## run A
## comparator_latch
module comparator_latch #
(
  parameter n_to_response_time = -1038,
  parameter p_to_response_time = -1020,
  parameter const_response_time = 1285,
  parameter n_to_tau = -1248,
  parameter p_to_tau = 1037,
  parameter const_tau = 1042,
  parameter n_to_response_time_lh = -1752,
  parameter p_to_response_time_lh = -1006,
  parameter const_response_time_lh = 1185,
  parameter n_to_tau_lh = 1131,
  parameter p_to_tau_lh = -1115,
  parameter const_tau_lh = 1529
)
(
  input clk,
  input reset,
  input sys_clk,
  input [15-1:0] n,
  input [15-1:0] p,
  output [35-1:0] out
);
For scale: about 6800 cells after synthesis, ~25 flip-flops, roughly 68 I/O pins, about 0.057 mm² of cells after synthesis.
export LEC_CHECK = 0
export ABC_AREA = 1
export CAP_MARGIN = 25
export CELL_PAD_IN_SITES_DETAIL_PLACEMENT = 1
export CORE_MARGIN = 10
export CORE_UTILIZATION = 31
export GPL_TIMING_DRIVEN = 0
export HOLD_SLACK_MARGIN = 0.09
export MIN_ROUTING_LAYER = met2
export PLACE_DENSITY_LB_ADDON = 0.21
export SLEW_MARGIN = 20
create_clock -name core_clock -period 38.1 [get_ports {clk}]
run.sh (not shown) runs the stock make flow with config.mk's settings and CLKGATE_MAP_FILE=.
Run A has completed all stages; timing, DRC and antenna checks passed.
Modified inputs, run B compared to run A
Settings: a deleted GPL_TIMING_DRIVEN that had been 0; an added SETUP_SLACK_MARGIN of 3.36; a deleted PLACE_DENSITY_LB_ADDON that had been 0.21; a change of CORE_UTILIZATION from 31 to 40; a deleted HOLD_SLACK_MARGIN that had been 0.09; a deleted MIN_ROUTING_LAYER that had been met2; a change of CORE_MARGIN from 10 to 2; a deleted CELL_PAD_IN_SITES_DETAIL_PLACEMENT that had been 1; a deleted ABC_AREA that had been 1; a change of CAP_MARGIN from 25 to 20; a change of the clock period (ns, I/O delays scaled along) from 38.1 to 24.8.
Findings:
Compared with run A, in run B starting density of the core has increased, final sequential cell count saw little to no change, synthesized cell area saw a decrease, hold slack went up 62 ps.

========
== P ==
comparator_latch again, from the RTL that the note above started with.
// comparator_latch
module comparator_latch #
(
  parameter n_to_response_time = -1038,
  parameter p_to_response_time = -1020,
  parameter const_response_time = 1285,
  parameter n_to_tau = -1248,
  parameter p_to_tau = 1037,
  parameter const_tau = 1042,
  parameter n_to_response_time_lh = -1752,
  parameter p_to_response_time_lh = -1006,
  parameter const_response_time_lh = 1185,
  parameter n_to_tau_lh = 1131,
  parameter p_to_tau_lh = -1115,
  parameter const_tau_lh = 1529
)
(
  input clk,
  input reset,
  input sys_clk,
  input [15-1:0] n,
  input [15-1:0] p,
  output [35-1:0] out
);
Settings: LEC_CHECK=0, ABC_AREA=1, CAP_MARGIN=20, CORE_ASPECT_RATIO=1.71, CORE_MARGIN=2, CORE_UTILIZATION=71, CTS_CLUSTER_DIAMETER=103, CTS_CLUSTER_SIZE=82, MAX_ROUTING_LAYER=met4, PLACE_DENSITY_LB_ADDON=0.05, SLEW_MARGIN=20; clock period 18.8 ns.
P: GRT-0232 in global routing -> run aborted
Relative to P, the following input files were edited for Q:
# P
export LEC_CHECK = 0
export ABC_AREA = 1
export CAP_MARGIN = 20
export CORE_ASPECT_RATIO = 1.71
export CORE_MARGIN = 2
export CORE_UTILIZATION = 71
export CTS_CLUSTER_DIAMETER = 103
export CTS_CLUSTER_SIZE = 82
export MAX_ROUTING_LAYER = met4
export PLACE_DENSITY_LB_ADDON = 0.05
export SLEW_MARGIN = 20
create_clock -name core_clock -period 18.8 [get_ports {clk}]
# Q
export LEC_CHECK = 0
export CAP_MARGIN = 20
export CORE_MARGIN = 2
export CORE_UTILIZATION = 66
export SLEW_MARGIN = 20
create_clock -name core_clock -period 14.6 [get_ports {clk}]
==> comparison <==
P has higher pre-CTS worst setup slack than Q. Q against P: chip width saw an increase; share of the yosys chip area belonging to registers saw little to no change; number of buffers inserted during clock tree synthesis saw little to no change; multiplexer share of the synthesized area saw little to no change. Area fraction in and, or, nand and nor cells after synthesis is higher on P. [diff] die size, Q relative to P: regression. Q: flow complete, layout not clean; failing: setup timing. Higher floorplan die height among Q and P: P. Delta (Q minus P): cell area after synthesis went down about 5.5%, post-synthesis compound-gate area fraction now sits higher, post-synthesis chip area from yosys now smaller.
What R does differently from Q at the input level:
# Q
export LEC_CHECK = 0
export CAP_MARGIN = 20
export CORE_MARGIN = 2
export CORE_UTILIZATION = 66
export SLEW_MARGIN = 20
create_clock -name core_clock -period 14.6 [get_ports {clk}]
# R
export LEC_CHECK = 0
export ABC_AREA = 1
export CAP_MARGIN = 20
export CORE_MARGIN = 2
export CORE_UTILIZATION = 72
export CTS_CLUSTER_SIZE = 100
export PLACE_DENSITY = 0.38
export SLEW_MARGIN = 20
export TNS_END_PERCENT = 15
create_clock -name core_clock -period 18.6 [get_ports {clk}]
[flow] R | stages: complete | final checks: fail | reason: setup timing. Changes observed in R relative to Q: final standard cell area without fillers shows an increase of 8.3%; critical path depth decreased by 2 relative to the old numbers. Delta (R minus Q): worst hold slack went down by 0.066 ns; per-cell routed wire length went up by 6.7 µm; final setup slack of the worst path went up by 3.30 ns; overall routing resource usage went up by 13 points; chip area went down by 3.0%.
For S, these inputs were changed with respect to R:
# R
export LEC_CHECK = 0
export ABC_AREA = 1
export CAP_MARGIN = 20
export CORE_MARGIN = 2
export CORE_UTILIZATION = 72
export CTS_CLUSTER_SIZE = 100
export PLACE_DENSITY = 0.38
export SLEW_MARGIN = 20
export TNS_END_PERCENT = 15
create_clock -name core_clock -period 18.6 [get_ports {clk}]
# S
export LEC_CHECK = 0
export CAP_MARGIN = 20
export CORE_MARGIN = 2
export CORE_UTILIZATION = 70
export MAX_ROUTING_LAYER = met4
export SLEW_MARGIN = 20
create_clock -name core_clock -period 19.5 [get_ports {clk}]
Findings:
Ran to the end and failed final checks on setup timing: S.
The flow completed for R, but it is not clean: the layout still shows setup timing.
S ended up with sky130_fd_sc_hd__fa_2 as its slowest library cell on the worst path; R ended up with sky130_fd_sc_hd__fa_1.
S vs R, capturing element of the worst setup path: state_cycle_counter[2] vs state_cycle_counter[1]
Top layer reached by signal wires: met5 -> R, met4 -> S
Taking R as the reference, in S post-synth area from yosys stat decreased 5.5%, number of filler cells placed in the layout +35%, final design area excluding fillers saw a decrease, mean post-synth cell area increased 13%.
From R to S the numbers moved as follows: via count went down about 26%.

========
## job 6229
comparator_latch again, from the RTL that the note above started with.
==> flow/config.mk <==
export PLATFORM = sky130hd
export DESIGN_NAME = comparator_latch
export DESIGN_NICKNAME = comparator_latch
export VERILOG_FILES = /design/flow/design.v
export SDC_FILE = /design/flow/constraint.sdc
export NUM_CORES = 4
export LEC_CHECK = 0
export ABC_AREA = 0
export CAP_MARGIN = 20
export CELL_PAD_IN_SITES_DETAIL_PLACEMENT = 0
export CORE_ASPECT_RATIO = 0.61
export CORE_MARGIN = 2
export CORE_UTILIZATION = 72
export CTS_CLUSTER_DIAMETER = 90
export CTS_CLUSTER_SIZE = 37
export GPL_TIMING_DRIVEN = 1
export MIN_ROUTING_LAYER = met1
export SETUP_SLACK_MARGIN = 0.74
export SLEW_MARGIN = 20
==> flow/constraint.sdc <==
create_clock -name core_clock -period 13.8 [get_ports {clk}]
set_input_delay 2.7600 -clock core_clock [delete_from_list [all_inputs] [get_ports {clk}]]
set_output_delay 2.7600 -clock core_clock [all_outputs]
set_load 0.01 [all_outputs]
In job 6229 the implementation completed, yet the final layout does not meet the checks, the culprit being setup timing.
Modified inputs, job 914 compared to job 6229
diff --git a/flow/config.mk b/flow/config.mk
--- a/flow/config.mk
+++ b/flow/config.mk
@@ -11,9 +11,9 @@
 export CORE_ASPECT_RATIO = 0.61
 export CORE_MARGIN = 2
-export CORE_UTILIZATION = 72
-export CTS_CLUSTER_DIAMETER = 90
-export CTS_CLUSTER_SIZE = 37
+export CORE_UTILIZATION = 58
+export CTS_CLUSTER_SIZE = 66
 export GPL_TIMING_DRIVEN = 1
 export MIN_ROUTING_LAYER = met1
-export SETUP_SLACK_MARGIN = 0.74
+export PLACE_DENSITY_LB_ADDON = 0.07
+export SETUP_SLACK_MARGIN = 1.73
 export SLEW_MARGIN = 20
==> flow/constraint.sdc <==
create_clock -name core_clock -period 20.1 [get_ports {clk}]
set_input_delay 4.0200 -clock core_clock [delete_from_list [all_inputs] [get_ports {clk}]]
set_output_delay 4.0200 -clock core_clock [all_outputs]
set_load 0.01 [all_outputs]
==> comparison <==
- In job 914 the implementation ran to completion but is not tape-out ready, as the final checks report setup timing.
- The higher number of standard cells in the layout, taps in and fillers out of job 6229 and job 914 is in job 914.
- Of job 6229 and job 914, the run reporting the lower global-route total usage across every layer was job 914.
- Job 914 against job 6229: worst hold slack lost 12 ps; final HPWL from detailed placement lost 8.8%; ratio of final minimum period to clock period lost 41 points.
- In terms of total of flip-flops plus latches after synthesis, job 914 and job 6229 differ only marginally.
- Against job 6229, job 914 comes in 18000 µm² higher on die area.
- The non-clock buffer count of job 914 is lower than that of job 6229.
- Compared with job 6229, in job 914 synthesis-to-finish area growth now sits lower, number of gates on the worst path with buffers counted now sits lower.
Modified inputs, job 9665 compared to job 914
diff --git a/flow/config.mk b/flow/config.mk
--- a/flow/config.mk
+++ b/flow/config.mk
@@ -9,11 +9,12 @@
 export CAP_MARGIN = 20
 export CELL_PAD_IN_SITES_DETAIL_PLACEMENT = 0
-export CORE_ASPECT_RATIO = 0.61
-export CORE_MARGIN = 2
-export CORE_UTILIZATION = 58
+export CORE_ASPECT_RATIO = 0.54
+export CORE_MARGIN = 10
+export CORE_UTILIZATION = 55
+export CTS_CLUSTER_DIAMETER = 80
 export CTS_CLUSTER_SIZE = 66
-export GPL_TIMING_DRIVEN = 1
+export GPL_TIMING_DRIVEN = 0
 export MIN_ROUTING_LAYER = met1
 export PLACE_DENSITY_LB_ADDON = 0.07
-export SETUP_SLACK_MARGIN = 1.73
+export SETUP_SLACK_MARGIN = 2.96
 export SLEW_MARGIN = 20
Findings:
From the logs: job 9665 reached the end of the flow and failed the layout checks with setup timing.
The routed wire length of job 9665 was inferior to that of job 914.
Worst hold slack: job 9665 better than job 914
Relative to job 914, routed via count divided by cell count increased by 0.14 in job 9665.
n[12] as the worst setup path startpoint was reported by job 914, and n[10] by job 9665.
Setup changes, job 9665 to job 3611
==> flow/config.mk <==
export PLATFORM = sky130hd
export DESIGN_NAME = comparator_latch
export DESIGN_NICKNAME = comparator_latch
export VERILOG_FILES = /design/flow/design.v
export SDC_FILE = /design/flow/constraint.sdc
export NUM_CORES = 4
export LEC_CHECK = 0
export ABC_AREA = 1
export CAP_MARGIN = 10
export CELL_PAD_IN_SITES_DETAIL_PLACEMENT = 0
export CELL_PAD_IN_SITES_GLOBAL_PLACEMENT = 1
export CORE_ASPECT_RATIO = 0.61
export CORE_MARGIN = 2
export CORE_UTILIZATION = 52
export CTS_CLUSTER_SIZE = 66
export GPL_ROUTABILITY_DRIVEN = 0
export GPL_TIMING_DRIVEN = 0
export MAX_ROUTING_LAYER = met4
export MIN_ROUTING_LAYER = met2
export PLACE_DENSITY_LB_ADDON = 0.29
export SETUP_SLACK_MARGIN = 5.0
export SLEW_MARGIN = 20
export TNS_END_PERCENT = 65
Job 9665 had finished all stages when the layout checks came back failing, citing setup timing.
Job 3611 | ERROR | global routing
Job 3611: height of the die 5.1% above job 9665
[compare] base=job 9665 new=job 3611: cell area reported after detailed placement now sits higher, number of resized instances in the post-cts repair step went up, yosys cell count rose 1100, total standard cell area after synthesis higher.
From job 9665 to job 3611 the numbers moved as follows: overall die width decreased about 4%, yosys stat chip area grew by about 6%, total core area went up, floorplan row count went up.
Input changes introduced in job 5915 (baseline for comparison: job 3611):
==> flow/config.mk <==
export PLATFORM = sky130hd
export DESIGN_NAME = comparator_latch
export DESIGN_NICKNAME = comparator_latch
export VERILOG_FILES = /design/flow/design.v
export SDC_FILE = /design/flow/constraint.sdc
export NUM_CORES = 4
export LEC_CHECK = 0
export ABC_AREA = 1
export CAP_MARGIN = 25
export CORE_MARGIN = 7
export CORE_UTILIZATION = 40
export GPL_ROUTABILITY_DRIVEN = 0
export GPL_TIMING_DRIVEN = 0
export MAX_ROUTING_LAYER = met4
export SLEW_MARGIN = 20
==> flow/constraint.sdc <==
create_clock -name core_clock -period 26.0 [get_ports {clk}]
set_input_delay 5.2000 -clock core_clock [delete_from_list [all_inputs] [get_ports {clk}]]
set_output_delay 5.2000 -clock core_clock [all_outputs]
set_load 0.01 [all_outputs]
Results
- Job 5915 against job 3611: width of the die moved down; post-CTS setup repair buffer count moved down; post-detailed-placement half-perimeter wirelength moved down.
- Job 5915 went all the way through synthesis, placement and routing and the layout is clean on timing, DRC and antenna.
